<file path="config.mk">
export PLATFORM = sky130hd
export DESIGN_NAME = Pipelined_Processor
export DESIGN_NICKNAME = Pipelined_Processor
export VERILOG_FILES = /design/flow/design.v
export SDC_FILE = /design/flow/constraint.sdc
export NUM_CORES = 4
export LEC_CHECK = 0
export CAP_MARGIN = 20
export CORE_MARGIN = 2
export CORE_UTILIZATION = 40
export HOLD_SLACK_MARGIN = 0.05
export SETUP_SLACK_MARGIN = 3.19
export SLEW_MARGIN = 20
</file>
<file path="constraint.sdc">
create_clock -name core_clock -period 13.5 [get_ports {CLK}]
set_input_delay 2.7000 -clock core_clock [delete_from_list [all_inputs] [get_ports {CLK}]]
set_output_delay 2.7000 -clock core_clock [all_outputs]
set_load 0.01 [all_outputs]
</file>
<file path="design.v">
`timescale 1ns / 1ps
module ALU(
    input  [7:0] SrcA, 
    input  [7:0] SrcB,
    input  [3:0] ALUControl,
    output reg [7:0] ALUResult,
    output reg Zero
);
parameter ADD          = 4'b1000;
parameter SUBTRACT     = 4'b1001;
parameter MULTIPLY     = 4'b1010;
parameter DIVIDE       = 4'b1011;
parameter AND          = 4'b1100;
parameter OR           = 4'b1101;
parameter NOT          = 4'b1110;
parameter XOR          = 4'b1111;
parameter Right_Shift  = 4'b0110;
parameter Left_Shift   = 4'b0111;
parameter LOAD         = 4'b0010;  
parameter STORE        = 4'b0011;   
parameter JUMP         = 4'b0100;
parameter Equal_to     = 4'b0101;
always @(*) begin
    case (ALUControl)
        ADD:          ALUResult = SrcA + SrcB;
        SUBTRACT:     ALUResult = SrcA + (~SrcB + 1'b1);
        MULTIPLY:     ALUResult = SrcA * SrcB;
        DIVIDE:       ALUResult = (SrcB != 0) ? SrcA / SrcB : 8'b0;
        AND:          ALUResult = SrcA & SrcB;
        OR:           ALUResult = SrcA | SrcB;
        NOT:          ALUResult = ~SrcA;
        XOR:          ALUResult = SrcA ^ SrcB;
        Right_Shift:  ALUResult = $signed(SrcA) >>> 1;
        Left_Shift:   ALUResult = $signed(SrcA) << 1;
        Equal_to:    ALUResult = (SrcA == SrcB) ? 8'b00000001 : 8'b00000000;
        default:   begin
          ALUResult = 8'b00000000;
        end
    endcase
      Zero = (ALUResult == 0) ? 1'b1 : 1'b0;
end
endmodule
module ControlUnit(
    input [3:0] opcode,
    input [2:0] funct,
    input Zero,
    output reg RegWrite,
    output reg ALUSrc,
    output reg MemWrite,
    output reg [3:0] ALUControl,
    output reg ResultSrc,
    output reg PCSrc
);
parameter OP_RTYPE        = 4'b0000;
parameter OP_LOAD_IM      = 4'b0001;
parameter OP_LOAD         = 4'b0010;
parameter OP_STORE        = 4'b0011;
parameter OP_JUMP         = 4'b0100;
parameter OP_EQUAL_TO     = 4'b0101;
parameter OP_RIGHT_SHIFT  = 4'b0110;
parameter OP_LEFT_SHIFT   = 4'b0111;
parameter OP_ADDI         = 4'b1000;
parameter OP_BEQ          = 4'b1001;
parameter F_ADD           = 3'b000;
parameter F_SUBTRACT      = 3'b001;
parameter F_MULTIPLY      = 3'b010;
parameter F_DIVIDE        = 3'b011;
parameter F_AND           = 3'b100;
parameter F_OR            = 3'b101;
parameter F_XOR           = 3'b110;
parameter F_NOT           = 3'b111;
parameter ALU_ADD         = 4'b1000;
parameter ALU_SUBTRACT    = 4'b1001;
parameter ALU_MULTIPLY    = 4'b1010;
parameter ALU_DIVIDE      = 4'b1011;
parameter ALU_AND         = 4'b1100;
parameter ALU_OR          = 4'b1101;
parameter ALU_NOT         = 4'b1110;
parameter ALU_XOR         = 4'b1111;
parameter ALU_RIGHT_SHIFT = 4'b0110;
parameter ALU_LEFT_SHIFT  = 4'b0111;
parameter ALU_EQUAL_TO    = 4'b0101;
  always @(*) begin
    RegWrite    = 0;
    ALUSrc      = 0;
    MemWrite    = 0;
    ALUControl  = 4'b0000;
    ResultSrc   = 0;
    PCSrc       = 0;
    case (opcode)
        OP_RTYPE: begin
            RegWrite = 1;
            ALUSrc   = 0;
            case (funct)
                F_ADD:      ALUControl = ALU_ADD;
                F_SUBTRACT: ALUControl = ALU_SUBTRACT;
                F_MULTIPLY: ALUControl = ALU_MULTIPLY;
                F_DIVIDE:   ALUControl = ALU_DIVIDE;
                F_AND:      ALUControl = ALU_AND;
                F_OR:       ALUControl = ALU_OR;
                F_XOR:      ALUControl = ALU_XOR;
                F_NOT:      ALUControl = ALU_NOT;
            endcase
        end
        OP_LOAD_IM: begin
            RegWrite   = 1;
            ALUSrc     = 1;
            ALUControl = ALU_ADD;
            ResultSrc  = 0;
        end
        OP_LOAD: begin
            RegWrite   = 1;
            ALUSrc     = 1;
            ALUControl = ALU_ADD;
            ResultSrc  = 1;
        end
        OP_STORE: begin
        RegWrite = 1;
            ALUSrc     = 1;
            ResultSrc = 0;
            MemWrite   = 1;
            ALUControl = ALU_ADD;
        end
        OP_EQUAL_TO: begin
            ALUControl = ALU_EQUAL_TO;
            PCSrc      = Zero;
        end
        OP_JUMP: begin
            PCSrc = 1;
        end
        OP_RIGHT_SHIFT: begin
            RegWrite   = 1;
            ALUSrc     = 0;
            ALUControl = ALU_RIGHT_SHIFT;
        end
        OP_LEFT_SHIFT: begin
            RegWrite   = 1;
            ALUSrc     = 0;
            ALUControl = ALU_LEFT_SHIFT;
        end
        OP_ADDI: begin
        RegWrite   = 1;
    ALUSrc     = 1;
    ALUControl = ALU_ADD;
    ResultSrc  = 0;
        end
        OP_BEQ: begin
       RegWrite = 0;
       ALUControl = ALU_EQUAL_TO;
       MemWrite = 0;
       ResultSrc = 0;
       ALUSrc = 0;
       PCSrc = Zero;
       end
        default: ALUControl = 4'b0000;
    endcase
end
endmodule
module Extender(
    input  [2:0] in0,
    output reg [7:0] ImmExt
);
    always @(*) begin
        if (in0[2] == 0)
            ImmExt = {5'b00000, in0};  
        else
            ImmExt = {5'b11111, in0};  
    end
endmodule
module Register_file(rdata1, rdata2, wrtData, srcreg1, srcreg2, destreg, write, clk, reset);
input clk, reset, write;
input [2:0] srcreg1, srcreg2, destreg;
input [7:0] wrtData;
output [7:0] rdata1, rdata2;
integer i;
reg [7:0] regfile [0:7];
assign rdata1 = regfile[srcreg1];
assign rdata2 = regfile[srcreg2];
always @ (posedge   clk or posedge reset )begin
if (reset) begin
  for ( i = 0; i < 8; i = i + 1)
    regfile[i] <= i;
end
else  if (write) begin 
    regfile[destreg] <= wrtData;
end
end
endmodule
module MUX_2x1(
input [7:0] in0, input [7:0] in1, input select, output [7:0] out0
    );
    assign out0 = (select ==0) ? in0 : in1;
endmodule
module Forwarding_Mux( Src_in, Result, ALU_Result, forward, Src_out);
input [7:0] Src_in;
input [7:0] Result;
input [7:0] ALU_Result;
input [1:0] forward;
output [7:0] Src_out;
assign Src_out = (forward == 2'b00) ? Src_in:
                 (forward == 2'b01) ? ALU_Result:
                 (forward == 2'b10) ? Result:
                 Src_in;
                 endmodule 
module pc(pc, clk, reset, pcnext, stallF);
input clk, reset;
input [7:0] pcnext;
input stallF;
output reg [7:0] pc;
always  @(posedge   clk or posedge reset) begin
if(reset)
pc <= 8'b0;
else if (!stallF)
pc <= pcnext;
end
endmodule
module IF_ID(
  input [7:0] pcplus1_f,
  input [15:0] instr_f,
  input [7:0] pc_f,
  output reg [7:0] pc_d,
  output reg [7:0] pcplus1_d,
  output reg [15:0] instr_d,
  input clk, input reset,
  input stallD, flushD
);
 always @(posedge clk or posedge reset) begin
  if (reset) begin
    pcplus1_d <= 8'd0;
    instr_d <= 16'd0;
    pc_d <= 8'd0;
  end else if (flushD) begin
    pcplus1_d <= 8'd0;
    instr_d <= 16'd0;
    pc_d <= 8'd0;
  end else if (!stallD) begin
    pcplus1_d <= pcplus1_f;
    instr_d <= instr_f;
    pc_d <= pc_f;
  end
end
endmodule
module ID_EX(
  input [7:0] SrcA, SrcB_reg, pcplus1, ImmExt,
  input [2:0] destreg, Rs1D, Rs2D,
  input RegWrite, ALUSrc, ResultSrc, MemWrite,
  input [3:0] ALUControl,
  output reg [7:0] SrcA_out, SrcB_reg_out, pcplus1_out, ImmExt_out,
  output reg [2:0] destreg_out, Rs1E, Rs2E,
  output reg RegWrite_out, ALUSrc_out, ResultSrc_out, MemWrite_out,
  output reg [3:0] ALUControl_out,
  input clk, input reset, flushE
);
  always @(posedge clk or posedge reset) begin
  if (reset) begin
    SrcA_out <= 0; SrcB_reg_out <= 0; pcplus1_out <= 0; ImmExt_out <= 0;
    destreg_out <= 0; Rs1E <= 0; Rs2E <= 0; RegWrite_out <= 0; ALUSrc_out <= 0; ResultSrc_out <= 0;
    MemWrite_out <= 0; ALUControl_out <= 0;
  end else begin
    if (flushE) begin
      SrcA_out <= 0; SrcB_reg_out <= 0; pcplus1_out <= 0; ImmExt_out <= 0;
      destreg_out <= 0; Rs1E <= 0; Rs2E <= 0; RegWrite_out <= 0; ALUSrc_out <= 0; ResultSrc_out <= 0;
      MemWrite_out <= 0; ALUControl_out <= 0;
    end else begin
      SrcA_out <= SrcA; SrcB_reg_out <= SrcB_reg; pcplus1_out <= pcplus1; ImmExt_out <= ImmExt;
      destreg_out <= destreg; Rs1E <= Rs1D; Rs2E <= Rs2D;
      RegWrite_out <= RegWrite; ALUSrc_out <= ALUSrc; ResultSrc_out <= ResultSrc;
      MemWrite_out <= MemWrite; ALUControl_out <= ALUControl;
    end
  end
end
endmodule
module EX_MEM(
  input [7:0] ALUResult, SrcB_reg, pcplus1,
  input [2:0] destreg,
  input RegWrite, MemWrite, ResultSrc,
  output reg [7:0] ALUResult_out, WriteData_out, pcplus1_out,
  output reg [2:0] destreg_out,
  output reg RegWrite_out, MemWrite_out, ResultSrc_out,
  input clk, input reset
);
  always @(posedge clk or posedge reset) begin
    if (reset) begin
      ALUResult_out <= 0; WriteData_out <= 0; pcplus1_out <= 0;
      destreg_out <= 0; RegWrite_out <= 0; MemWrite_out <= 0; ResultSrc_out <= 0;
    end else begin
      ALUResult_out <= ALUResult; WriteData_out <= SrcB_reg; pcplus1_out <= pcplus1;
      destreg_out <= destreg;
      RegWrite_out <= RegWrite; MemWrite_out <= MemWrite; ResultSrc_out <= ResultSrc;
    end
  end
endmodule
module MEM_WB(
  input [7:0] ReadData, ALUResult, pcplus1,
  input [2:0] destreg,
  input RegWrite, ResultSrc,
  output reg [7:0] ReadData_out, ALUResult_out, pcplus1_out,
  output reg [2:0] destreg_out,
  output reg RegWrite_out, ResultSrc_out,
  input clk, input reset
);
  always @(posedge clk or posedge reset) begin
    if (reset) begin
      ReadData_out <= 0; ALUResult_out <= 0; pcplus1_out <= 0;
      destreg_out <= 0; RegWrite_out <= 0; ResultSrc_out <= 0;
    end else begin
      ReadData_out <= ReadData; ALUResult_out <= ALUResult; pcplus1_out <= pcplus1;
      destreg_out <= destreg;
      RegWrite_out <= RegWrite; ResultSrc_out <= ResultSrc;
    end
  end
endmodule
module Hazard_unit( 
input [2:0] Rs1D, Rs2D, Rs1E, Rs2E, a1_d, a1_e, a1_w, a1_m,
input [3:0] opcode,
input regwrite_m, regwrite_w, ResultSrc_e, pcsrc,
output reg StallF, StallD, FlushD, FlushE,
output reg [1:0] ForwardAE, ForwardBE);
wire hzd;
assign hzd = (ResultSrc_e && (a1_e != 0) &&
              ((a1_e == a1_d) || (a1_e == Rs1D) || (a1_e == Rs2D)) &&
              (opcode != 4'b0101) && (opcode != 4'b0100));
always @(*) begin
        StallF = hzd;
        StallD = hzd;
        FlushE = hzd;
        FlushD = pcsrc;  
    end                           
always @(*) begin
        if (regwrite_m && (a1_m != 0) && (a1_m == Rs1E))
            ForwardAE = 2'b01;  
        else if (regwrite_w && (a1_w != 0) && (a1_w == Rs1E))
            ForwardAE = 2'b10;  
        else
            ForwardAE = 2'b00;  
        if (regwrite_m && (a1_m != 0) && (a1_m == Rs2E))
            ForwardBE = 2'b01;  
        else if (regwrite_w && (a1_w != 0) && (a1_w == Rs2E))
            ForwardBE = 2'b10;  
        else
            ForwardBE = 2'b00;  
    end
endmodule
module Pipelined_Processor(
input CLK,
input reset,
output [7:0] imem_addr,
input [15:0] imem_data,
output [7:0] dmem_addr,
output [7:0] dmem_wdata,
output dmem_we,
input [7:0] dmem_rdata,
output [7:0] result 
   );
wire pcsrc;
wire [7:0] pcplus1_f;
wire [7:0] pcnext_f;
wire [7:0] pc_f, pc_d;
wire [15:0] instr_f, instr_d;
wire signed [7:0] SrcA_d, SrcA_e;
wire signed [7:0] RD1e, RD2e;  
wire signed [7:0] SrcB ;
wire Zero;
wire [7:0] ALUResult_e, ALUResult_m, ALUResult_w;
wire [3:0] ALUControl_d, ALUControl_e;
wire ALUSrc_d, ALUSrc_e, ResultSrc_e, ResultSrc_d, ResultSrc_m, ResultSrc_w;
wire [7:0] pcplus1_d, pcplus1_e, pcplus1_m, pcplus1_w;
wire [2:0] a1_d, Rs1D, Rs2D;
wire [2:0] Rs1E, Rs2E;
wire [2:0] a1_e, a1_m, a1_w;  
wire [3:0] opcode;
wire [2:0] funct;
wire [7:0] SrcB_reg, SrcB_reg_e, SrcB_reg_m;
wire [7:0] wrtdata;
wire [7:0] read_data_w, read_data_m;
wire MemWrite_d, MemWrite_e, MemWrite_m;
wire regwrite_d, regwrite_e, regwrite_w, regwrite_m;
wire [7:0] ImmExt_d, ImmExt_e;  
wire [1:0] ForwardAE, ForwardBE;
wire stallF, flushD, stallD, flushE;
pc p0(.pcnext(pcnext_f),. reset(reset), .pc(pc_f), .stallF(stallF), .clk(CLK));
assign pcplus1_f = pc_f + 1;
assign imem_addr = pc_f;
assign instr_f = imem_data;
assign opcode = instr_f[15:12];
assign pcnext_f = (opcode == 4'b0101 && Zero) ? (pc_f + ImmExt_d) : 
  (pcsrc) ? ImmExt_d :
                (pc_f + 1);
assign a1_d = instr_f[8:6];   
assign funct = instr_f[11:9];
assign Rs1D = instr_f[5:3];
assign Rs2D = instr_f[2:0];
  Extender e0(.in0(Rs2D), .ImmExt(ImmExt_d));
IF_ID l0(.clk(CLK), .flushD(flushD), .stallD(stallD), .pcplus1_f(pcnext_f), .pcplus1_d(pcplus1_d),  .reset(reset), .pc_f(pc_f), .pc_d(pc_d),  .instr_d(instr_d), .instr_f(instr_f));
ControlUnit c0(.opcode(opcode), .funct(funct), .Zero(Zero), .ALUSrc(ALUSrc_d), .MemWrite(MemWrite_d), .ALUControl(ALUControl_d), .ResultSrc(ResultSrc_d), .PCSrc(pcsrc), .RegWrite(regwrite_d));
  Register_file r0(.clk(CLK), .reset(reset), .write(regwrite_w), .destreg(a1_w), .srcreg1(Rs1D), .srcreg2(Rs2D), .rdata1(SrcA_d), .rdata2(SrcB_reg), .wrtData(wrtdata));
ID_EX l1(.clk(CLK), .flushE(flushE), .reset(reset), .SrcA(SrcA_d), .SrcB_reg(SrcB_reg), 
.pcplus1(pcplus1_d), .ImmExt(ImmExt_d), 
.destreg(a1_d), .Rs1D(Rs1D), .Rs2D(Rs2D), .Rs1E(Rs1E), .Rs2E(Rs2E),
.RegWrite(regwrite_d), .ALUSrc(ALUSrc_d), .ResultSrc(ResultSrc_d), 
.MemWrite(MemWrite_d), .ALUControl(ALUControl_d), 
.SrcA_out(RD1e),
.SrcB_reg_out(RD2e), 
.pcplus1_out(pcplus1_e),
.ImmExt_out(ImmExt_e), .destreg_out(a1_e), 
.RegWrite_out(regwrite_e), .ALUSrc_out(ALUSrc_e), 
.ResultSrc_out(ResultSrc_e), 
.MemWrite_out(MemWrite_e), 
.ALUControl_out(ALUControl_e));
Forwarding_Mux m0(.Src_in(RD1e), .Result(wrtdata), .ALU_Result(ALUResult_m), .forward(ForwardAE), .Src_out(SrcA_e));
Forwarding_Mux m1(.Src_in(RD2e), .Result(wrtdata), .ALU_Result(ALUResult_m), .forward(ForwardBE), .Src_out(SrcB_reg_e));
MUX_2x1 alu(.in0(SrcB_reg_e), .in1(ImmExt_e), .select(ALUSrc_e), .out0(SrcB));
ALU a0( .SrcA(SrcA_e), .SrcB(SrcB), .Zero(Zero), .ALUResult(ALUResult_e), .ALUControl(ALUControl_e));
EX_MEM l2(.clk(CLK), .reset(reset), 
.ALUResult(ALUResult_e), .SrcB_reg(SrcB_reg_e),
.pcplus1(pcplus1_e), 
          .RegWrite(regwrite_e), .MemWrite(MemWrite_e),
          .ResultSrc(ResultSrc_e), 
.ALUResult_out(ALUResult_m), .destreg(a1_e), 
.WriteData_out(SrcB_reg_m ), .pcplus1_out(pcplus1_m), .destreg_out(a1_m), .RegWrite_out(regwrite_m), .MemWrite_out(MemWrite_m), .ResultSrc_out(ResultSrc_m));
assign dmem_addr = ALUResult_m;
assign dmem_wdata = SrcB_reg_m;
assign dmem_we = MemWrite_m;
assign read_data_m = dmem_rdata;
MEM_WB l3(.clk(CLK), .reset(reset), .ReadData(read_data_m), .ALUResult(ALUResult_m), .pcplus1(pcplus1_m), .destreg(a1_m), .RegWrite(regwrite_m), .ResultSrc(ResultSrc_m), .ReadData_out(read_data_w), .ALUResult_out(ALUResult_w), .pcplus1_out(pcplus1_w), .destreg_out(a1_w), .RegWrite_out(regwrite_w), .ResultSrc_out(ResultSrc_w));
MUX_2x1 read(.in0(ALUResult_w), .in1(read_data_w), .select(ResultSrc_w), .out0(wrtdata));
assign result = wrtdata;
Hazard_unit h0(.Rs1D(Rs1D), .Rs2D(Rs2D), .Rs1E(Rs1E), .Rs2E(Rs2E), .a1_d(a1_d), .a1_e(a1_e), .a1_w(a1_w), .a1_m(a1_m), .opcode(opcode), .regwrite_m(regwrite_m), .regwrite_w(regwrite_w), .ResultSrc_e(ResultSrc_e), .pcsrc(pcsrc), .StallF(stallF), .StallD(stallD), .FlushD(flushD), .FlushE(flushE), .ForwardAE(ForwardAE), .ForwardBE(ForwardBE));
endmodule
</file>
<file path="run.sh">
#!/bin/bash
# the make line also repeats each setting of config.mk as NAME=value (left out here)
make -C /OpenROAD-flow-scripts/flow DESIGN_CONFIG=/design/flow/config.mk WORK_HOME=/design/flow/orfs CLKGATE_MAP_FILE= finish
</file>
==> results of run 1 <==
routing by layer:
layer / global-route usage (%) / vias up / wire length, microns
met4: 9.35 / 2 / 1320
met5: 0 / - / 13
met3: 4.53 / 99 / 2410
li1: - / 4887 / -
met1: 35.6 / 5138 / 16700
met2: 41.6 / 432 / 17600
through the flow:
stage          utilization (%)  setup slack [ps]
5_1_grt                   50.9               356
6_report                  50.9              1020
4_1_cts                   50.1              1440
2_1_floorplan                -              1690
3_3_place_gp              45.1               383
3_5_place_dp              45.1              43.6
what timing repair did:
item	in CTS	in global routing
endpoints found under the setup margin	10	10
resized	51	20
pin swaps	51	36
buffers inserted	75	17
layout make-up:
cell class / instances / area, sq um / share of cell area, %
Multi-Input combinational cell: 998 / 7510 / 53.0
Tap cell: 378 / 473 / 3.34
Timing Repair Buffer: 181 / 1540 / 10.8
Clock buffer: 18 / 429 / 3.03
Inverter: 81 / 332 / 2.34
Clock inverter: 14 / 170 / 1.20
Sequential cell: 148 / 3730 / 26.3
==> impl_metrics.yaml, run 1 <==
# synthesis and place-and-route metrics
outcome:
  status: "no timing/DRC/antenna violations"
synthesis:
  most_common_cell: "dfrtp_1"
  syn_inst: 1287
  async_reset_ff_share_pct: 100
  syn_nets: 1414
  yosys.area_share.xor_xnor_pct: 4.86
  syn_area_sq_um: 11300
  synth.distinct_cells: 94
  top_logic_kind: "AND-OR/OR-AND gates"
  ys_seq_share_pct: 32.8
  synth_stat.cells: 1287
  ys.flops: 148
  avgSynthCellArea_sq_um: 8.80
  synth.area.top_cells: "dfrtp_1, ha_1, nor2_1"
  yosys.area_share.aoi_pct: 21.5
  top_cell_area_share_pct: 30.0
  simple_gate_area_share_pct: 16.8
  ys_area_sq_um: 11300
  synthTopCellsByCount: "dfrtp_1, nor2_1, nand2_1, a21oi_1, o21ai_0"
  mux_share_pct: 6.87
  synth_adder_area_share_pct: 12.1
  flop_cell: "dfrtp_1"
  edf_count: 0
  top_area_cell: "dfrtp_1"
  yosys_warnings: 11
cts:
  clkSlewWorstSetupHoldPaths_ps: 60
  tritoncts: "done"
  clkLatencyLatePin_ps: 430
  htree_levels: 4
  numCtsBuffers: 17
  cts_sinks: 148
  cts_buffer_depth: 2
  holdBufCountCts: 0
  cts_root_buf: "clkbuf_16"
critical_path:
  setup.worst_path.start_class: "register"
  cp_top_family: "AND-OR/OR-AND gates"
  crit_buf_inv: 3
  criticalPathCategory: "reg -> reg"
  startpoint: "l1.ImmExt_out[6]"
  cpMaxStageDelayCell: "dfrtp_2"
  critPathCapture: "p0.pc[4]"
  cp_num_cells: 75
  rr_worst_depth: 75
  end_kind: "register"
  crit_path_max_incr_delay_ps: 460
  worst_path_most_repeated_cell: "o21a_1"
  r2r_start: "l1.ImmExt_out[6]"
  required_ps: 13810
  cp.arrival_ps: 12780
  worstPathMaxFanout: 6
  r2r_end: "p0.pc[4]"
  r2r_setup_slack_ps: 1020
grt:
  antenna_found_initial: 1
  grt_max_degree: 82
  grt_pass1_wl_microns: 58800
  grt_pass1_vias: 10390
  overflow: 0
  grt_use_total_pct: 26.1
min_path:
  min_path_cells: 0
  hold_path_end: "l2.MemWrite_out"
  holdCritStartpoint: "l1.MemWrite_out"
  hp-class: "reg -> reg"
placed_design:
  dp_cells: 1694
  portBuffers: 58
  dpl.hpwl_microns: 26200
  placed_area_sq_um: 12600
  globalplace.congestion: 0.944
power:
  p_leak_uw: 0.00623
  irDropWorstVdd_mv: 0.116
  p_per_area_nw_per_um2: 225
  p_sw_uw: 1360
  power_frac_seq_pct: 21.5
  power.group.top: "combinational cells"
  total_power_uw: 3190
  clk-power_uw: 491
  switching_share_pct: 42.6
  seq_cell_power_uw: 687
  intPower_uw: 1830
  pwr-share-clk_pct: 15.4
  pwr-share-comb_pct: 63.1
  comb_cell_power_uw: 2020
die:
  die-area_sq_um: 29700
  die_h_microns: 172
  core_util_floorplan_pct: 40.7
  coreArea_sq_um: 27900
  die_w_microns: 172
  rows: 61
  num_io_pins: 59
detailed_routing:
  wirelength_microns: 38000
  first_pass_iters: 5
  dr_total_vias: 10558
  route.detailed.drc: 0
  wl_per_cell_microns: 20.9
  first_iter_violations: 895
  diodes: 0
  viasPerCell: 5.81
  ant_nets: 0
final_timing:
  min_period_ps: 12480
  slew_viol_final: 0
  holdWs_ps: 351
  skew_ps: 16.0
  maxSlewHeadroom_pct: 25.7
  hold_viol: 0
  min_period_over_period_pct: 92.4
  finalSetupTns_ps: 0
  fmax_mhz: 80.2
  setup_viol: 0
  worst_pin_slew_ps: 1100
  rsz0062_at_grt: "true"
layout:
  fillers: 2552
  syn_to_final_growth_pct: 25.1
  finalNetCount: 1554
  final_cells: 1818
  final_cell_area_sq_um: 14200
run:
  timing.max_cap.violations: 0
  warnings: 48
==> run 2, diff against run 1 <==
Settings changed: ABC_AREA set to 1, CELL_PAD_IN_SITES_GLOBAL_PLACEMENT set to 0, CORE_UTILIZATION 40 to 69, CTS_CLUSTER_SIZE set to 73, GPL_ROUTABILITY_DRIVEN set to 1, GPL_TIMING_DRIVEN set to 1, HOLD_SLACK_MARGIN 0.05 to -0.02, MAX_ROUTING_LAYER set to met5, SETUP_SLACK_MARGIN 3.19 to 1.64, TNS_END_PERCENT set to 75.
Clock period 13.5 ns to 9.87 ns, I/O delays scaled along.
==> run 2 against run 1 <==
Effect of this change:
- the flow now stops in global routing
- area after synthesis fell by 1.4%
- die area fell by 42%
- synthesized cell count rose by 14%
==> impl_metrics.yaml, run 2 <==
# implementation run metrics
outcome:
  status: "aborted with a tool error"
  flow.stopped_at: "global routing"
  firstError: "[ERROR GRT-0232] Routing congestion too high. Check the congestion heatmap in the GUI."
die:
  die-area_sq_um: 17200
  die_w_microns: 131
  core_util_floorplan_pct: 70.6
  coreArea_sq_um: 15800
  rows: 46
  num_io_pins: 59
  die_h_microns: 131
grt:
  grt_use_total_pct: 83.0
  overflow: 181
synthesis:
  synth_stat.cells: 1465
  simple_gate_area_share_pct: 26.0
  ys.flops: 148
  synth.area.top_cells: "dfrtp_1, nand2_1, ha_1"
  avgSynthCellArea_sq_um: 7.63
  syn_nets: 1592
  edf_count: 0
  yosys.area_share.aoi_pct: 14.9
  ys_area_sq_um: 11200
  flop_cell: "dfrtp_1"
  top_cell_area_share_pct: 30.5
  ys_seq_share_pct: 33.3
  mux_share_pct: 0.235
  yosys_warnings: 11
  yosys.area_share.xor_xnor_pct: 3.76
  syn_inst: 1465
  syn_area_sq_um: 11200
  synthTopCellsByCount: "nand2_1, inv_1, nor2_1, dfrtp_1, ha_1"
  top_area_cell: "dfrtp_1"
  synth.distinct_cells: 67
  synth_adder_area_share_pct: 12.3
  most_common_cell: "nand2_1"
  top_logic_kind: "simple AND/OR/NAND/NOR gates"
  async_reset_ff_share_pct: 100
cts:
  cts_sinks: 148
  cts_root_buf: "clkbuf_16"
  holdBufCountCts: 0
  cts_buffer_depth: 2
  numCtsBuffers: 17
  htree_levels: 4
placed_design:
  dpl.hpwl_microns: 26100
  portBuffers: 58
  dp_cells: 1866
  globalplace.congestion: 1.01
  place_ws_ps: -1830
==> run 2: metrics by stage <==
stage | total power, uW | hold slack (ps) | util, % | TNS (ps) | cell area (sq um)
after floorplan | 2760 | 331 | - | -6520 | 11200
after CTS | 4920 | 360 | 90.7 | -9320 | 14400
after detailed placement | 3910 | 336 | 82.8 | -15320 | 13100
after global placement | 3760 | 335 | 82.8 | -6730 | 13100
==> run 2: routing by layer <==
layer	track usage, %	overflow
met5	30.7	0
met4	87.4	65
met3	67.1	3
met2	98.0	112
met1	83.1	1
==> run 2: repair_timing <==
action	in CTS
setup endpoints to repair	11
pin swaps	72
setup buffers	55
gates resized	54
cloned	1
==> run 3, diff against run 2 <==
Settings changed: CELL_PAD_IN_SITES_GLOBAL_PLACEMENT 0 to not set, CORE_UTILIZATION 69 to 72, CTS_CLUSTER_DIAMETER set to 400, CTS_CLUSTER_SIZE 73 to 98, GPL_ROUTABILITY_DRIVEN 1 to not set, GPL_TIMING_DRIVEN 1 to not set, HOLD_SLACK_MARGIN -0.02 to not set, MAX_ROUTING_LAYER met5 to not set, SETUP_SLACK_MARGIN 1.64 to -0.91, TNS_END_PERCENT 75 to 15.
Clock period 9.87 ns to 8.8 ns, I/O delays scaled along.
==> run 3 against run 2 <==
Effect of this change:
- the run again fails in global routing
- synthesized cell count unchanged
- area after synthesis is the same
- die area decreased by 4.0%
==> impl_metrics.yaml, run 3 <==
# implementation run metrics
outcome:
  status: "aborted with a tool error"
  flow.stopped_at: "global routing"
  firstError: "[ERROR GRT-0232] Routing congestion too high. Check the congestion heatmap in the GUI."
cts:
  cts_root_buf: "clkbuf_16"
  numCtsBuffers: 17
  cts_sinks: 148
  htree_levels: 4
  cts_buffer_depth: 2
placed_design:
  globalplace.congestion: 1.05
  dpl.hpwl_microns: 25300
  portBuffers: 58
synthesis:
  flop_cell: "dfrtp_1"
  async_reset_ff_share_pct: 100
  simple_gate_area_share_pct: 26.0
  ys_seq_share_pct: 33.3
  avgSynthCellArea_sq_um: 7.63
  syn_inst: 1465
  top_cell_area_share_pct: 30.5
  yosys.area_share.aoi_pct: 14.9
  synth.distinct_cells: 67
  synthTopCellsByCount: "nand2_1, inv_1, nor2_1, dfrtp_1, ha_1"
  most_common_cell: "nand2_1"
  yosys_warnings: 11
  top_area_cell: "dfrtp_1"
  syn_nets: 1592
  synth.area.top_cells: "dfrtp_1, nand2_1, ha_1"
  edf_count: 0
  top_logic_kind: "simple AND/OR/NAND/NOR gates"
  mux_share_pct: 0.235
  synth_adder_area_share_pct: 12.3
  ys.flops: 148
  yosys.area_share.xor_xnor_pct: 3.76
  syn_area_sq_um: 11200
  ys_area_sq_um: 11200
  synth_stat.cells: 1465
grt:
  overflow: 1644
  grt_use_total_pct: 103
die:
  num_io_pins: 59
  die_h_microns: 129
  coreArea_sq_um: 15200
  core_util_floorplan_pct: 73.5
  rows: 45
  die_w_microns: 129
  die-area_sq_um: 16500
run 3: what timing repair did:
action                                 in CTS
endpoints found under the hold margin       0
cloned                                      1
buffers inserted                           36
hold buffers                                0
gates resized                              55
setup endpoints to repair                  10
pin swaps                                  70
run 3: metrics by stage:
step | TNS (ps) | setup slack [ps] | cell area (sq um) | power (uW) | std cells
after CTS | -20360 | -2300 | 14200 | 5580 | 1913
after global placement | -17770 | -2040 | 13100 | 4230 | 1844
after floorplan | -16600 | -1940 | 11200 | 3100 | 1465
after detailed placement | -23740 | -2660 | 13100 | 4370 | 1844
run 3: metal layers:
metal | overflow | global-route usage (%)
met2 | 1216 | 137
met4 | 375 | 120
met3 | 24 | 76.7
met5 | 5 | 47.9
met1 | 24 | 89.2
==> run 4, diff against run 3 <==
Settings changed: ABC_AREA 1 to not set, CELL_PAD_IN_SITES_GLOBAL_PLACEMENT set to 0, CORE_MARGIN 2 to 9, CORE_UTILIZATION 72 to 58, CTS_CLUSTER_DIAMETER 400 to 299, CTS_CLUSTER_SIZE 98 to 92, GPL_ROUTABILITY_DRIVEN set to 1, GPL_TIMING_DRIVEN set to 1, HOLD_SLACK_MARGIN set to -0.02, MAX_ROUTING_LAYER set to met5, PLACE_DENSITY set to 0.86, SETUP_SLACK_MARGIN -0.91 to not set, SLEW_MARGIN 20 to 25, TNS_END_PERCENT 15 to 10.
Clock period 8.8 ns to 14.1 ns, I/O delays scaled along.
==> run 4 against run 3 <==
Effect of this change:
- now clean on timing, DRC and antenna
- synthesized cell count is 12% lower
- die area rose by 51%
- area after synthesis is 1.4% higher
==> impl_metrics.yaml, run 4 <==
# synthesis and place-and-route metrics
outcome:
  status: "no timing/DRC/antenna violations"
min_path:
  hold_path_end: "l2.MemWrite_out"
  hp-class: "reg -> reg"
  min_path_cells: 0
  holdCritStartpoint: "l1.MemWrite_out"
final_timing:
  slew_viol_final: 0
  min_period_ps: 13550
  hold_viol: 0
  holdWs_ps: 349
  setup_viol: 0
  fmax_mhz: 73.8
  maxSlewHeadroom_pct: 25.5
  skew_ps: 10.6
  min_period_over_period_pct: 96.1
  worst_pin_slew_ps: 1090
critical_path:
  end_kind: "register"
  r2r_start: "l3.destreg_out[2]"
  r2r_setup_slack_ps: 550
  criticalPathCategory: "reg -> reg"
  required_ps: 14410
  startpoint: "l3.destreg_out[2]"
  cp.arrival_ps: 13870
  cp_num_cells: 74
  worstPathMaxFanout: 8
  cpMaxStageDelayCell: "dfrtp_1"
  critPathCapture: "p0.pc[7]"
  r2r_end: "p0.pc[7]"
  cp_top_family: "AND-OR/OR-AND gates"
  worst_path_most_repeated_cell: "o21a_1"
  crit_buf_inv: 3
  crit_path_max_incr_delay_ps: 400
  setup.worst_path.start_class: "register"
  rr_worst_depth: 74
power:
  p_per_area_nw_per_um2: 209
  pwr-share-clk_pct: 17.1
  switching_share_pct: 43.4
  p_sw_uw: 1190
  comb_cell_power_uw: 1620
  p_leak_uw: 0.00580
  power.group.top: "combinational cells"
  intPower_uw: 1550
  power_frac_seq_pct: 23.9
  seq_cell_power_uw: 655
  clk-power_uw: 467
  irDropWorstVdd_mv: 0.111
  pwr-share-comb_pct: 59.0
die:
  die_w_microns: 158
  num_io_pins: 59
  die_h_microns: 158
  core_util_floorplan_pct: 59.8
  coreArea_sq_um: 19000
  rows: 50
  die-area_sq_um: 24900
cts:
  cts_buffer_depth: 2
  clkSlewWorstSetupHoldPaths_ps: 70
  numCtsBuffers: 17
  cts_root_buf: "clkbuf_16"
  cts_sinks: 148
  htree_levels: 4
  clkLatencyLatePin_ps: 430
  tritoncts: "done"
synthesis:
  syn_nets: 1414
  edf_count: 0
  mux_share_pct: 6.87
  synth.distinct_cells: 94
  top_area_cell: "dfrtp_1"
  ys_seq_share_pct: 32.8
  yosys_warnings: 11
  yosys.area_share.aoi_pct: 21.5
  avgSynthCellArea_sq_um: 8.80
  synthTopCellsByCount: "dfrtp_1, nor2_1, nand2_1, a21oi_1, o21ai_0"
  ys_area_sq_um: 11300
  yosys.area_share.xor_xnor_pct: 4.86
  syn_area_sq_um: 11300
  synth_stat.cells: 1287
  synth_adder_area_share_pct: 12.1
  simple_gate_area_share_pct: 16.8
  synth.area.top_cells: "dfrtp_1, ha_1, nor2_1"
  ys.flops: 148
  async_reset_ff_share_pct: 100
  top_logic_kind: "AND-OR/OR-AND gates"
  syn_inst: 1287
  most_common_cell: "dfrtp_1"
  flop_cell: "dfrtp_1"
  top_cell_area_share_pct: 30.0
detailed_routing:
  dr_total_vias: 10687
  wirelength_microns: 35500
  viasPerCell: 6.58
  first_pass_iters: 8
  ant_nets: 0
  diodes: 0
  wl_per_cell_microns: 21.8
  route.detailed.drc: 0
  first_iter_violations: 1475
grt:
  grt_pass1_wl_microns: 54400
  grt_max_degree: 83
  overflow: 0
  grt_use_total_pct: 27.9
  antenna_found_initial: 1
  grt_pass1_vias: 10276
layout:
  utilization_pct: 69.2
  syn_to_final_growth_pct: 15.8
  finalNetCount: 1479
  final_cells: 1625
run:
  timing.max_cap.violations: 0
  warnings: 45
placed_design:
  portBuffers: 58
  dpl.hpwl_microns: 24900
  dp_cells: 1579
  globalplace.congestion: 0.979
[run 4: layer usage]
layer	up-vias	part of all wire [%]	global-route usage, %
met5	-	0	0
met4	0	3.6	10.8
met3	130	12	6.73
met2	745	44	42.6
met1	5080	40	37.4
li1	4732	-	-
[run 4: area by class of cell]
| type | count | area [sq um] |
|---|---|---|
| multi-input cells | 998 | 7210 |
| fillers | 1446 | 5840 |
| flip-flops and latches | 148 | 3720 |
| repair buffers | 106 | 936 |
| clock buffers | 19 | 433 |
| well taps | 260 | 325 |
| inverters | 81 | 314 |
| clock inverters | 13 | 174 |
[run 4: timing repair]
action                                  CTS  global route
hold buffers                              0             0
pin swaps                                 1             6
setup buffers                             1            13
endpoints found under the setup margin    8             9
resized                                   5            38
cloned                                    0             0
[run 4: metrics by stage]
stage               area [sq um]  TNS, ps  power [uW]  setup WS [ps]
floorplan                  11300        0        1700           1180
global placement           12300        0        2080            142
detailed placement         12300    -4110        2140           -592
CTS                        12900        0        2630           52.0
global route               13100    -1310        2920           -255
finish                     13100        0        2740            546
==> run 5, diff against run 4 <==
Settings changed: ABC_AREA set to 1, CELL_PAD_IN_SITES_GLOBAL_PLACEMENT 0 to not set, CORE_MARGIN 9 to 2, CORE_UTILIZATION 58 to 72, CTS_CLUSTER_DIAMETER 299 to 263, CTS_CLUSTER_SIZE 92 to not set, GPL_ROUTABILITY_DRIVEN 1 to not set, GPL_TIMING_DRIVEN 1 to not set, HOLD_SLACK_MARGIN -0.02 to -0.09, MAX_ROUTING_LAYER met5 to not set, PLACE_DENSITY 0.86 to not set, SLEW_MARGIN 25 to 20, TNS_END_PERCENT 10 to not set.
Clock period 14.1 ns to 11.8 ns, I/O delays scaled along.
==> run 5 against run 4 <==
Effect of this change:
- the layout now fails its checks (negative setup slack)
- largest cell class unchanged
- fmax increased by 6.9%
- die area decreased by 34%
- hold slack improved by 15 ps
- worst setup slack got worse by 1400 ps
- sequential power increased by 13%
- non-clock buffer count increased by 28
- core utilization increased by 19 points
- clock power increased by 17%
- global-route usage increased by 14 points
- synthesized cell count increased by 14%
- highest routed layer is now met5
==> impl_metrics.yaml, run 5 <==
# synthesis and place-and-route metrics
critical_path:
  cp.arrival_ps: 13030
  r2r_start: "l3.destreg_out[1]"
  setup.worst_path.start_class: "register"
  required_ps: 12160
  crit_path_max_incr_delay_ps: 490
  cp_top_family: "simple AND/OR/NAND/NOR gates"
  critPathCapture: "p0.pc[2]"
  startpoint: "l3.destreg_out[1]"
  cpMaxStageDelayCell: "dfrtp_2"
  crit_buf_inv: 8
  worst_path_most_repeated_cell: "nand2_1"
  r2r_end: "p0.pc[2]"
  r2r_setup_slack_ps: -880
  worstPathMaxFanout: 7
  cp_num_cells: 83
  end_kind: "register"
  criticalPathCategory: "reg -> reg"
  rr_worst_depth: 83
detailed_routing:
  first_iter_violations: 1936
  first_pass_iters: 14
  diodes: 0
  route.detailed.drc: 0
  ant_nets: 0
  dr_total_vias: 12049
  wirelength_microns: 40500
  wl_per_cell_microns: 22.5
  viasPerCell: 6.71
power:
  clk-power_uw: 545
  power_frac_seq_pct: 17.9
  p_sw_uw: 2080
  switching_share_pct: 50.4
  pwr-share-comb_pct: 68.9
  comb_cell_power_uw: 2840
  seq_cell_power_uw: 738
  p_per_area_nw_per_um2: 307
  power.group.top: "combinational cells"
  irDropWorstVdd_mv: 0.392
  pwr-share-clk_pct: 13.2
  intPower_uw: 2050
  p_leak_uw: 0.00658
die:
  die_h_microns: 129
  die_w_microns: 129
  rows: 45
  core_util_floorplan_pct: 73.5
  coreArea_sq_um: 15200
  die-area_sq_um: 16500
  num_io_pins: 59
synthesis:
  top_area_cell: "dfrtp_1"
  synth.distinct_cells: 67
  syn_inst: 1465
  ys_area_sq_um: 11200
  synth_stat.cells: 1465
  syn_nets: 1592
  yosys.area_share.xor_xnor_pct: 3.76
  edf_count: 0
  avgSynthCellArea_sq_um: 7.63
  syn_area_sq_um: 11200
  simple_gate_area_share_pct: 26.0
  yosys.area_share.aoi_pct: 14.9
  ys.flops: 148
  flop_cell: "dfrtp_1"
  synth_adder_area_share_pct: 12.3
  top_cell_area_share_pct: 30.5
  yosys_warnings: 11
  top_logic_kind: "simple AND/OR/NAND/NOR gates"
  async_reset_ff_share_pct: 100
  mux_share_pct: 0.235
  synthTopCellsByCount: "nand2_1, inv_1, nor2_1, dfrtp_1, ha_1"
  ys_seq_share_pct: 33.3
  synth.area.top_cells: "dfrtp_1, nand2_1, ha_1"
  most_common_cell: "nand2_1"
layout:
  final_cell_area_sq_um: 13500
  finalNetCount: 1722
  fillers: 751
  syn_to_final_growth_pct: 20.5
run:
  warnings: 48
  timing.max_cap.violations: 0
min_path:
  hp-class: "reg -> reg"
  hold_path_end: "l2.MemWrite_out"
  holdCritStartpoint: "l1.MemWrite_out"
  min_path_cells: 0
grt:
  grt_pass1_wl_microns: 53700
  antenna_found_initial: 2
  grt_max_degree: 76
  overflow: 0
  grt_pass1_vias: 10590
  grt_use_total_pct: 42.0
final_timing:
  fmax_mhz: 78.9
  hold_viol: 0
  rsz0062_at_grt: "true"
  setup_viol: 8
  worst_pin_slew_ps: 1060
  skew_ps: 13.9
  slew_viol_final: 0
  min_period_over_period_pct: 107
  maxSlewHeadroom_pct: 29.0
  min_period_ps: 12680
  layout_setup_ws_ps: -875
  holdWs_ps: 364
cts:
  cts_buffer_depth: 2
  cts_root_buf: "clkbuf_16"
  clkSlewWorstSetupHoldPaths_ps: 70
  htree_levels: 4
  cts_sinks: 148
  holdBufCountCts: 0
  clkLatencyLatePin_ps: 440
  tritoncts: "done"
  numCtsBuffers: 17
outcome:
  so_faults: "negative setup slack"
  status: "complete, but fails checks"
placed_design:
  portBuffers: 58
  globalplace.congestion: 1.03
  dpl.hpwl_microns: 23500
  placed_area_sq_um: 12000
## run 5: repair_timing
action	4_1_cts	5_1_grt
pin swaps	5	81
endpoints found under the setup margin	8	9
gates cloned	1	2
gates resized	12	99
setup buffers	12	41
## run 5: stage by stage
stage	instances	setup slack, ps	total power (uW)	util (%)	TNS, ps
final	1796	-875	4130	88.5	-6610
after global routing	1796	-1340	4340	88.5	-10420
after CTS	1752	17.3	3340	83.6	0
after detailed placement	1707	-452	2760	79.0	-3050
after global placement	1705	69.8	2700	78.8	0
after floorplan	1465	493	2260	-	0
## run 5: layout make-up
type	instances	area, sq um	share of cell area (%)
tap	188	235	1.75
timing repair buffer	134	1180	8.78
sequential	148	3730	27.7
clock buffer	17	425	3.16
clock inverter	15	146	1.09
inverter	240	918	6.82
multi-input combinational	1054	6820	50.7
## run 5: metal layers
layer | vias to the layer above | track usage, % | routed length, microns
li1 | 5057 | - | -
met1 | 5421 | 55.9 | 13800
met2 | 1193 | 66.0 | 17500
met3 | 372 | 10.1 | 6100
met4 | 6 | 18.6 | 3050
met5 | - | 0 | 47
==> run 6, diff against run 5 <==
Settings changed: ABC_AREA 1 to 0, CELL_PAD_IN_SITES_GLOBAL_PLACEMENT set to 3, CORE_UTILIZATION 72 to 54, CTS_CLUSTER_DIAMETER 263 to not set, CTS_CLUSTER_SIZE set to 56, GPL_ROUTABILITY_DRIVEN set to 1, GPL_TIMING_DRIVEN set to 1, HOLD_SLACK_MARGIN -0.09 to not set, PLACE_DENSITY_LB_ADDON set to 0.08, TNS_END_PERCENT set to 75.
Clock period 11.8 ns to 7.69 ns, I/O delays scaled along.
==> run 6 against run 5 <==
Effect of this change:
- the flow now stops in global placement without I/O
- area after synthesis up 1.4%
- die area up 34%
- synthesized cell count down 12%
==> impl_metrics.yaml, run 6 <==
# implementation run metrics
synthesis:
  avgSynthCellArea_sq_um: 8.80
  top_cell_area_share_pct: 30.0
  ys_area_sq_um: 11300
  edf_count: 0
  simple_gate_area_share_pct: 16.8
  flop_cell: "dfrtp_1"
  synth.distinct_cells: 94
  ys.flops: 148
  mux_share_pct: 6.87
  yosys.area_share.aoi_pct: 21.5
  top_area_cell: "dfrtp_1"
  async_reset_ff_share_pct: 100
  most_common_cell: "dfrtp_1"
  yosys_warnings: 11
  synth_stat.cells: 1287
  synth_adder_area_share_pct: 12.1
  syn_area_sq_um: 11300
  syn_inst: 1287
  syn_nets: 1414
  yosys.area_share.xor_xnor_pct: 4.86
  synth.area.top_cells: "dfrtp_1, ha_1, nor2_1"
  top_logic_kind: "AND-OR/OR-AND gates"
  ys_seq_share_pct: 32.8
  synthTopCellsByCount: "dfrtp_1, nor2_1, nand2_1, a21oi_1, o21ai_0"
die:
  die_w_microns: 149
  die-area_sq_um: 22200
  coreArea_sq_um: 20400
  die_h_microns: 149
  core_util_floorplan_pct: 55.5
  rows: 52
outcome:
  firstError: "[ERROR FLW-0024] Place density exceeds 1.0 (current PLACE_DENSITY_LB_ADDON =  0.08). Please check if the value of  PLACE_DENSITY_LB_ADDON is between 0 and 0.99."
  status: "aborted with a tool error"
  flow.stopped_at: "global placement without I/O"
==> run 7, diff against run 6 <==
Settings changed: ABC_AREA 0 to not set, CELL_PAD_IN_SITES_GLOBAL_PLACEMENT 3 to 0, CORE_UTILIZATION 54 to 72, CTS_CLUSTER_SIZE 56 to 43, HOLD_SLACK_MARGIN set to -0.02, MAX_ROUTING_LAYER set to met5, PLACE_DENSITY set to 0.67, PLACE_DENSITY_LB_ADDON 0.08 to not set, SETUP_SLACK_MARGIN set to 3.65.
Clock period 7.69 ns to 14.1 ns, I/O delays scaled along.
==> run 7 against run 6 <==
Effect of this change:
- the run fails in global routing
- die area down 24%
- synthesized cell count unchanged
- area after synthesis unchanged
==> impl_metrics.yaml, run 7 <==
# implementation run metrics
synthesis:
  yosys.area_share.xor_xnor_pct: 4.86
  avgSynthCellArea_sq_um: 8.80
  ys_seq_share_pct: 32.8
  syn_nets: 1414
  yosys_warnings: 11
  top_area_cell: "dfrtp_1"
  ys.flops: 148
  top_logic_kind: "AND-OR/OR-AND gates"
  synth.area.top_cells: "dfrtp_1, ha_1, nor2_1"
  async_reset_ff_share_pct: 100
  yosys.area_share.aoi_pct: 21.5
  synth_adder_area_share_pct: 12.1
  mux_share_pct: 6.87
  ys_area_sq_um: 11300
  simple_gate_area_share_pct: 16.8
  most_common_cell: "dfrtp_1"
  edf_count: 0
  synth_stat.cells: 1287
  syn_area_sq_um: 11300
  synthTopCellsByCount: "dfrtp_1, nor2_1, nand2_1, a21oi_1, o21ai_0"
  synth.distinct_cells: 94
  syn_inst: 1287
  top_cell_area_share_pct: 30.0
  flop_cell: "dfrtp_1"
cts:
  cts_buffer_depth: 2
  numCtsBuffers: 17
  cts_sinks: 148
  htree_levels: 4
  cts_root_buf: "clkbuf_16"
placed_design:
  globalplace.congestion: 1.06
  portBuffers: 58
  dp_cells: 1518
  dpl.hpwl_microns: 24600
die:
  coreArea_sq_um: 15300
  rows: 45
  num_io_pins: 59
  die_h_microns: 129
  die-area_sq_um: 16800
  core_util_floorplan_pct: 74.0
  die_w_microns: 129
outcome:
  flow.stopped_at: "global routing"
  status: "aborted with a tool error"
==> run 7: metrics by stage <==
step | instance area, sq um | power (uW) | setup slack, ps | util (%)
after detailed placement | 12300 | 2200 | 422 | 80.3
after floorplan | 11500 | 1770 | 2290 | -
after CTS | 13800 | 2960 | 1730 | 90.3
after global placement | 12300 | 2140 | 1020 | 80.3
==> run 7: timing repair <==
item	4_1_cts
setup endpoints to repair	10
gates resized	58
hold endpoints to repair	0
hold buffers	0
pin swaps	60
buffers inserted	92
==> run 8, diff against run 7 <==
Settings changed: ABC_AREA set to 1, CELL_PAD_IN_SITES_GLOBAL_PLACEMENT 0 to not set, CORE_UTILIZATION 72 to 68, CTS_CLUSTER_SIZE 43 to 95, GPL_ROUTABILITY_DRIVEN 1 to not set, GPL_TIMING_DRIVEN 1 to not set, HOLD_SLACK_MARGIN -0.02 to not set, MAX_ROUTING_LAYER met5 to not set, PLACE_DENSITY 0.67 to not set, SETUP_SLACK_MARGIN 3.65 to not set, TNS_END_PERCENT 75 to not set.
Clock period 14.1 ns to 9.19 ns, I/O delays scaled along.
==> run 8 against run 7 <==
Effect of this change:
- die area up 4.2%
- the flow again stops in global routing
- synthesized cell count up 14%
- area after synthesis down 1.4%
==> impl_metrics.yaml, run 8 <==
# implementation run metrics
outcome:
  status: "aborted with a tool error"
  flow.stopped_at: "global routing"
synthesis:
  synth.distinct_cells: 67
  yosys.area_share.xor_xnor_pct: 3.76
  most_common_cell: "nand2_1"
  yosys.area_share.aoi_pct: 14.9
  ys.flops: 148
  top_cell_area_share_pct: 30.5
  syn_area_sq_um: 11200
  mux_share_pct: 0.235
  top_logic_kind: "simple AND/OR/NAND/NOR gates"
  async_reset_ff_share_pct: 100
  top_area_cell: "dfrtp_1"
  ys_area_sq_um: 11200
  edf_count: 0
  yosys_warnings: 11
  synthTopCellsByCount: "nand2_1, inv_1, nor2_1, dfrtp_1, ha_1"
  avgSynthCellArea_sq_um: 7.63
  syn_inst: 1465
  simple_gate_area_share_pct: 26.0
  synth_stat.cells: 1465
  synth.area.top_cells: "dfrtp_1, nand2_1, ha_1"
  ys_seq_share_pct: 33.3
  syn_nets: 1592
  flop_cell: "dfrtp_1"
  synth_adder_area_share_pct: 12.3
placed_design:
  globalplace.congestion: 1.04
  dpl.hpwl_microns: 26100
  dp_cells: 1862
  portBuffers: 58
  place_ws_ps: -2420
cts:
  numCtsBuffers: 17
  cts_sinks: 148
  htree_levels: 4
  cts_root_buf: "clkbuf_16"
  cts_buffer_depth: 2
die:
  die-area_sq_um: 17500
  die_w_microns: 132
  coreArea_sq_um: 15900
  num_io_pins: 59
  core_util_floorplan_pct: 70.1
  rows: 46
  die_h_microns: 132
## run 8: metrics by stage
step                hold slack, ps  cell area (sq um)  total power [uW]
floorplan                      331              11200              2970
global placement               337              13100              3980
CTS                            357              14200              5210
detailed placement             343              13100              4090
## run 8: what timing repair did
action / CTS
setup buffers: 46
setup endpoints to repair: 10
pin swaps: 56
hold buffers: 0
gates resized: 43
hold endpoints to repair: 0
gates cloned: 2
==> run 9, diff against run 8 <==
Settings changed: ABC_AREA 1 to not set, CELL_PAD_IN_SITES_GLOBAL_PLACEMENT set to 2, CORE_ASPECT_RATIO set to 1.2, CORE_UTILIZATION 68 to 51, CTS_CLUSTER_DIAMETER set to 213, CTS_CLUSTER_SIZE 95 to not set, GPL_ROUTABILITY_DRIVEN set to 1, PLACE_DENSITY_LB_ADDON set to 0.03, SETUP_SLACK_MARGIN set to 4.57, SLEW_MARGIN 20 to 25.
Clock period 9.19 ns to 22.6 ns, I/O delays scaled along.
==> run 9 against run 8 <==
Effect of this change:
- now clean on timing, DRC and antenna
- area after synthesis is 1.4% higher
- die area is 34% higher
- synthesized cell count is 12% lower
==> impl_metrics.yaml, run 9 <==
# synthesis and place-and-route metrics
outcome:
  status: "no timing/DRC/antenna violations"
cts:
  clkLatencyLatePin_ps: 430
  cts_sinks: 148
  post_cts_buffers: 0
  numCtsBuffers: 17
  cts_buffer_depth: 2
  clkSlewWorstSetupHoldPaths_ps: 70
  holdBufCountCts: 0
  cts_root_buf: "clkbuf_16"
  tritoncts: "done"
  htree_levels: 4
  post_cts_resized: 0
placed_design:
  portBuffers: 58
  place_ws_ps: 7180
  dpl.hpwl_microns: 26000
  globalplace.congestion: 0.899
synthesis:
  ys_area_sq_um: 11300
  ys.flops: 148
  most_common_cell: "dfrtp_1"
  syn_inst: 1287
  top_cell_area_share_pct: 30.0
  synth.area.top_cells: "dfrtp_1, ha_1, nor2_1"
  ys_seq_share_pct: 32.8
  synth_adder_area_share_pct: 12.1
  edf_count: 0
  synth_stat.cells: 1287
  yosys.area_share.xor_xnor_pct: 4.86
  flop_cell: "dfrtp_1"
  avgSynthCellArea_sq_um: 8.80
  yosys.area_share.aoi_pct: 21.5
  syn_nets: 1414
  synthTopCellsByCount: "dfrtp_1, nor2_1, nand2_1, a21oi_1, o21ai_0"
  synth.distinct_cells: 94
  top_logic_kind: "AND-OR/OR-AND gates"
  async_reset_ff_share_pct: 100
  mux_share_pct: 6.87
  yosys_warnings: 11
  top_area_cell: "dfrtp_1"
  simple_gate_area_share_pct: 16.8
  syn_area_sq_um: 11300
final_timing:
  skew_ps: 11.4
  holdWs_ps: 368
  layout_setup_ws_ps: 6940
  hold_viol: 0
  maxSlewHeadroom_pct: 32.0
  slew_viol_final: 0
  fmax_mhz: 63.9
  min_period_ps: 15660
  rsz0062_at_grt: "false"
  setup_viol: 0
  worst_pin_slew_ps: 992
  finalSetupTns_ps: 0
  min_period_over_period_pct: 69.3
critical_path:
  r2r_end: "p0.pc[7]"
  rr_worst_depth: 69
  cp_top_family: "AND-OR/OR-AND gates"
  cpMaxStageDelayCell: "mux2i_1"
  startpoint: "l3.ResultSrc_out"
  crit_buf_inv: 2
  cp_num_cells: 69
  cp.arrival_ps: 15970
  r2r_setup_slack_ps: 6940
  required_ps: 22910
  end_kind: "register"
  worstPathMaxFanout: 17
  crit_path_max_incr_delay_ps: 840
  setup.worst_path.start_class: "register"
  critPathCapture: "p0.pc[7]"
  r2r_start: "l3.ResultSrc_out"
  criticalPathCategory: "reg -> reg"
power:
  pwr-share-comb_pct: 56.5
  p_sw_uw: 717
  intPower_uw: 937
  comb_cell_power_uw: 934
  seq_cell_power_uw: 412
  pwr-share-clk_pct: 18.6
  p_leak_uw: 0.00568
  power_frac_seq_pct: 24.9
  power.group.top: "combinational cells"
  switching_share_pct: 43.4
  p_per_area_nw_per_um2: 129
  clk-power_uw: 308
  irDropWorstVdd_mv: 0.0737
die:
  die-area_sq_um: 23400
  die_w_microns: 140
  coreArea_sq_um: 21800
  core_util_floorplan_pct: 52.0
  die_h_microns: 167
  rows: 59
  num_io_pins: 59
layout:
  finalNetCount: 1450
  fillers: 2002
  flop_area_sq_um: 3720
  logic_area_sq_um: 7080
  syn_to_final_growth_pct: 13.3
detailed_routing:
  viasPerCell: 6.12
  wl_per_cell_microns: 21.8
  wirelength_microns: 35200
  dr_total_vias: 9858
  diodes: 0
  route.detailed.drc: 0
  first_iter_violations: 636
  first_pass_iters: 17
  ant_nets: 0
min_path:
  hold_path_end: "l2.RegWrite_out"
  min_path_cells: 0
  holdCritStartpoint: "l1.RegWrite_out"
  hp-class: "reg -> reg"
grt:
  top_usage_layer: "met2"
  grt_util_met2_pct: 54.0
  grtUsageMet3_pct: 3.49
  grt_pass1_wl_microns: 55700
  grt_max_degree: 79
  antenna_found_initial: 0
  grt_use_total_pct: 30.7
  grt_pass1_vias: 9918
  overflow: 0
  met1_usage_pct: 37.1
run:
  warnings: 45
  timing.max_cap.violations: 0
run 9: cell type report:
type / count / share of cell area, %
flip-flops and latches: 148 / 29.0
clock buffers: 18 / 3.42
clock inverters: 14 / 1.69
well taps: 274 / 2.67
repair buffers: 77 / 5.63
multi-input cells: 998 / 55.2
inverters: 81 / 2.45
run 9: layer usage:
metal	vias up	part of all wire [%]
met1	4751	40
met2	336	50
met5	-	0
met4	0	5.2
li1	4680	-
met3	91	4.3
run 9: per-stage QoR:
step | instances | total power (uW) | cell area [sq um] | utilization, %
after floorplan | 1287 | 1060 | 11300 | -
after CTS | 1610 | 1660 | 12800 | 58.9
after detailed placement | 1578 | 1340 | 12200 | 55.9
after global placement | 1578 | 1330 | 12200 | 55.8
after global routing | 1610 | 1790 | 12800 | 58.9
final | 1610 | 1650 | 12800 | 58.9
==> run 10, diff against run 9 <==
Settings changed: CELL_PAD_IN_SITES_GLOBAL_PLACEMENT 2 to not set, CORE_ASPECT_RATIO 1.2 to not set, CORE_UTILIZATION 51 to 57, CTS_CLUSTER_DIAMETER 213 to not set, GPL_ROUTABILITY_DRIVEN 1 to not set, PLACE_DENSITY_LB_ADDON 0.03 to not set, SETUP_SLACK_MARGIN 4.57 to 2.98, SLEW_MARGIN 25 to 20.
Clock period 22.6 ns to 11.1 ns, I/O delays scaled along.
==> run 10 against run 9 <==
Effect of this change:
- the layout now fails its checks (negative setup slack)
- wire length increased by 7.5%
- hold slack got worse by 17 ps
- cell area increased by 16%
- critical endpoint unchanged
- highest routed layer unchanged
==> impl_metrics.yaml, run 10 <==
# synthesis and place-and-route metrics
critical_path:
  setup.worst_path.start_class: "register"
  rr_worst_depth: 65
  criticalPathCategory: "reg -> reg"
  worst_path_most_repeated_cell: "buf_4"
  end_kind: "register"
  startpoint: "l1.ImmExt_out[6]"
  required_ps: 11410
  cpMaxStageDelayCell: "or4b_2"
  critPathCapture: "p0.pc[7]"
  r2r_end: "p0.pc[7]"
  r2r_setup_slack_ps: -1350
  crit_buf_inv: 8
  worstPathMaxFanout: 6
  cp_num_cells: 65
  cp.arrival_ps: 12760
  cp_top_family: "simple AND/OR/NAND/NOR gates"
  crit_path_max_incr_delay_ps: 640
  r2r_start: "l1.ImmExt_out[6]"
final_timing:
  min_period_ps: 12450
  skew_ps: 15.1
  hold_viol: 0
  setup_viol: 9
  finalSetupTns_ps: -10900
  worst_pin_slew_ps: 1110
  maxSlewHeadroom_pct: 24.8
  fmax_mhz: 80.3
  rsz0062_at_grt: "true"
  min_period_over_period_pct: 112
  slew_viol_final: 0
  layout_setup_ws_ps: -1350
outcome:
  so_faults: "negative setup slack"
  status: "complete, but fails checks"
layout:
  final_cells: 1810
  finalNetCount: 1659
  utilization_pct: 76.2
  fillers: 1383
  syn_to_final_growth_pct: 30.9
die:
  rows: 51
  core_util_floorplan_pct: 58.2
  die-area_sq_um: 21000
  num_io_pins: 59
  coreArea_sq_um: 19500
  die_h_microns: 145
  die_w_microns: 145
power:
  comb_cell_power_uw: 2790
  switching_share_pct: 41.5
  seq_cell_power_uw: 814
  p_leak_uw: 0.00677
  pwr-share-clk_pct: 14.7
  pwr-share-comb_pct: 66.1
  p_sw_uw: 1750
  irDropWorstVdd_mv: 0.143
  clk-power_uw: 621
  power.group.top: "combinational cells"
  intPower_uw: 2470
  power_frac_seq_pct: 19.3
  total_power_uw: 4230
  p_per_area_nw_per_um2: 285
synthesis:
  flop_cell: "dfrtp_1"
  synth_adder_area_share_pct: 12.1
  synthTopCellsByCount: "dfrtp_1, nor2_1, nand2_1, a21oi_1, o21ai_0"
  top_logic_kind: "AND-OR/OR-AND gates"
  syn_inst: 1287
  syn_nets: 1414
  mux_share_pct: 6.87
  yosys_warnings: 11
  synth.area.top_cells: "dfrtp_1, ha_1, nor2_1"
  top_cell_area_share_pct: 30.0
  top_area_cell: "dfrtp_1"
  async_reset_ff_share_pct: 100
  simple_gate_area_share_pct: 16.8
  edf_count: 0
  yosys.area_share.aoi_pct: 21.5
  synth.distinct_cells: 94
  avgSynthCellArea_sq_um: 8.80
  ys_area_sq_um: 11300
  most_common_cell: "dfrtp_1"
  yosys.area_share.xor_xnor_pct: 4.86
  synth_stat.cells: 1287
  syn_area_sq_um: 11300
  ys.flops: 148
  ys_seq_share_pct: 32.8
detailed_routing:
  viasPerCell: 6.14
  wirelength_microns: 37800
  first_pass_iters: 5
  wl_per_cell_microns: 20.9
  first_iter_violations: 1022
  dr_total_vias: 11109
  route.detailed.drc: 0
  diodes: 0
  ant_nets: 0
min_path:
  hold_path_end: "l3.ResultSrc_out"
  min_path_cells: 0
  hp-class: "reg -> reg"
  holdCritStartpoint: "l2.ResultSrc_out"
grt:
  grt_pass1_vias: 11233
  overflow: 0
  antenna_found_initial: 0
  grt_pass1_wl_microns: 59700
  grt_use_total_pct: 35.8
  grt_max_degree: 85
cts:
  cts_sinks: 148
  htree_levels: 4
  cts_root_buf: "clkbuf_16"
  clkSlewWorstSetupHoldPaths_ps: 60
  cts_buffer_depth: 2
  tritoncts: "done"
  numCtsBuffers: 17
  clkLatencyLatePin_ps: 440
placed_design:
  dpl.hpwl_microns: 26200
  dp_cells: 1710
  portBuffers: 58
  globalplace.congestion: 0.961
run:
  timing.max_cap.violations: 0
  warnings: 50
[run 10: timing repair]
action | in CTS | in global routing
pin swaps | 36 | 22
setup endpoints to repair | 11 | 11
hold buffers | 0 | 0
setup buffers | 48 | 20
gates resized | 53 | 10
[run 10: layout make-up]
class                      count  area (sq um)  share of cell area [%]
multi-input combinational    998          7470                    50.4
tap                          265           332                    2.24
sequential                   148          3720                    25.1
clock buffer                  17           425                    2.87
clock inverter                15           208                    1.40
inverter                      81           324                    2.18
timing repair buffer         286          2350                    15.8
[run 10: metrics by stage]
stage	cell area [sq um]	hold WS [ps]	setup slack, ps
4_1_cts	14600	352	-918
6_report	14800	351	-1350
5_1_grt	14800	368	-1990
3_5_place_dp	13400	338	-1550
3_3_place_gp	13400	339	-1080
2_1_floorplan	11500	331	-710
[run 10: per-layer routing]
| metal | part of all wire (%) | wire (microns) | global-route usage (%) | up-vias |
|---|---|---|---|---|
| li1 | - | - | - | 5097 |
| met1 | 40 | 14900 | 43.8 | 5344 |
| met2 | 49 | 18500 | 60.9 | 498 |
| met3 | 6.1 | 2310 | 5.22 | 170 |
| met4 | 5.5 | 2090 | 19.8 | 0 |
| met5 | 0 | 0 | 0 | - |
==> run 11, diff against run 10 <==
Settings changed: CORE_UTILIZATION 57 to 72, SETUP_SLACK_MARGIN 2.98 to not set, SLEW_MARGIN 20 to 35.
Clock period 11.1 ns to 13.1 ns, I/O delays scaled along.
==> run 11 against run 10 <==
Effect of this change:
- the layout still fails its checks (negative setup slack)
- final cell count shrank 9.7%
- synthesized cell count unchanged
- hold slack gained 3.6 ps
- cell area shrank 8.1%
- worst setup slack improved by 160 ps
- fmax down 13%
- non-clock buffer count shrank 126
- highest routed layer is now met5
==> impl_metrics.yaml, run 11 <==
# synthesis and place-and-route metrics
outcome:
  status: "complete, but fails checks"
  so_faults: "negative setup slack"
synthesis:
  edf_count: 0
  yosys.area_share.xor_xnor_pct: 4.86
  synth_adder_area_share_pct: 12.1
  avgSynthCellArea_sq_um: 8.80
  yosys_warnings: 11
  yosys.area_share.aoi_pct: 21.5
  mux_share_pct: 6.87
  ys_area_sq_um: 11300
  top_cell_area_share_pct: 30.0
  syn_area_sq_um: 11300
  async_reset_ff_share_pct: 100
  syn_nets: 1414
  top_area_cell: "dfrtp_1"
  synth.area.top_cells: "dfrtp_1, ha_1, nor2_1"
  simple_gate_area_share_pct: 16.8
  synth_stat.cells: 1287
  ys_seq_share_pct: 32.8
  syn_inst: 1287
  synthTopCellsByCount: "dfrtp_1, nor2_1, nand2_1, a21oi_1, o21ai_0"
  ys.flops: 148
  flop_cell: "dfrtp_1"
  top_logic_kind: "AND-OR/OR-AND gates"
  synth.distinct_cells: 94
  most_common_cell: "dfrtp_1"
grt:
  grt_use_total_pct: 44.6
  overflow: 0
  grtUsageMet3_pct: 10.9
  grt_util_met2_pct: 73.6
  antenna_found_initial: 6
  grt_max_degree: 78
  met1_usage_pct: 52.8
  grt_pass1_vias: 10753
  grt_pass1_wl_microns: 57000
  top_usage_layer: "met2"
placed_design:
  portBuffers: 58
  globalplace.congestion: 1.04
  dp_cells: 1566
  dpl.hpwl_microns: 24700
power:
  pwr-share-clk_pct: 14.3
  power_frac_seq_pct: 20.8
  irDropWorstVdd_mv: 0.196
  p_sw_uw: 1610
  p_per_area_nw_per_um2: 250
  comb_cell_power_uw: 2210
  clk-power_uw: 489
  intPower_uw: 1800
  switching_share_pct: 47.3
  seq_cell_power_uw: 712
  p_leak_uw: 0.00609
  power.group.top: "combinational cells"
  pwr-share-comb_pct: 64.8
  total_power_uw: 3410
cts:
  clkLatencyLatePin_ps: 430
  tritoncts: "done"
  numCtsBuffers: 17
  cts_root_buf: "clkbuf_16"
  htree_levels: 4
  cts_buffer_depth: 2
  clkSlewWorstSetupHoldPaths_ps: 60
  holdBufCountCts: 0
  cts_sinks: 148
final_timing:
  worst_pin_slew_ps: 939
  min_period_ps: 14290
  setup_viol: 9
  rsz0062_at_grt: "true"
  slew_viol_final: 0
  min_period_over_period_pct: 109
  skew_ps: 13.9
  hold_viol: 0
  holdWs_ps: 355
  layout_setup_ws_ps: -1190
  maxSlewHeadroom_pct: 37.0
  fmax_mhz: 70.0
min_path:
  holdCritStartpoint: "l1.MemWrite_out"
  min_path_cells: 0
  hold_path_end: "l2.MemWrite_out"
  hp-class: "reg -> reg"
detailed_routing:
  route.detailed.drc: 0
  viasPerCell: 7.42
  first_pass_iters: 14
  wirelength_microns: 43700
  dr_total_vias: 12137
  ant_nets: 0
  first_iter_violations: 2083
  wl_per_cell_microns: 26.7
critical_path:
  startpoint: "l1.Rs2E[1]"
  r2r_end: "p0.pc[7]"
  worstPathMaxFanout: 8
  crit_path_max_incr_delay_ps: 670
  required_ps: 13410
  crit_buf_inv: 2
  rr_worst_depth: 72
  r2r_setup_slack_ps: -1190
  critPathCapture: "p0.pc[7]"
  end_kind: "register"
  cp_num_cells: 72
  cp_top_family: "AND-OR/OR-AND gates"
  criticalPathCategory: "reg -> reg"
  r2r_start: "l1.Rs2E[1]"
  worst_path_most_repeated_cell: "o21a_1"
  cp.arrival_ps: 14600
  setup.worst_path.start_class: "register"
  cpMaxStageDelayCell: "dfrtp_1"
run:
  timing.max_cap.violations: 0
  warnings: 48
layout:
  final_cells: 1635
  syn_to_final_growth_pct: 20.4
  finalNetCount: 1533
die:
  die_w_microns: 129
  rows: 45
  num_io_pins: 59
  core_util_floorplan_pct: 74.0
  coreArea_sq_um: 15300
  die-area_sq_um: 16800
  die_h_microns: 129
==> run 11: per-layer routing <==
metal / part of all wire (%) / vias to the layer above
met5: 0.67 / -
li1: - / 4863
met1: 31 / 5610
met3: 15 / 468
met4: 10 / 10
met2: 43 / 1186
==> run 11: metrics by stage <==
stage          setup TNS, ps  util [%]  instance area [sq um]  worst slack, ps
2_1_floorplan              0         -                  11300              184
3_3_place_gp            -884      81.4                  12500             -175
3_5_place_dp           -5830      81.5                  12500             -801
4_1_cts                    0      86.0                  13200             38.5
5_1_grt               -13500      89.0                  13600            -1700
6_report               -8910      89.1                  13600            -1190
==> run 11: layout make-up <==
| type | instances | area, sq um |
|---|---|---|
| antenna | 6 | 15.0 |
| multi-input combinational | 998 | 7380 |
| timing repair buffer | 160 | 1360 |
| tap | 211 | 264 |
| clock inverter | 14 | 155 |
| fill | 712 | 1680 |
| clock buffer | 17 | 425 |
| inverter | 81 | 314 |
| sequential | 148 | 3720 |
==> run 11: what timing repair did <==
action                     in CTS  in global routing
pin swaps                       7                 48
setup endpoints to repair       8                  9
setup buffers                   4                 27
gates resized                  22                 54
Power is estimated from default activity; no workload was simulated.
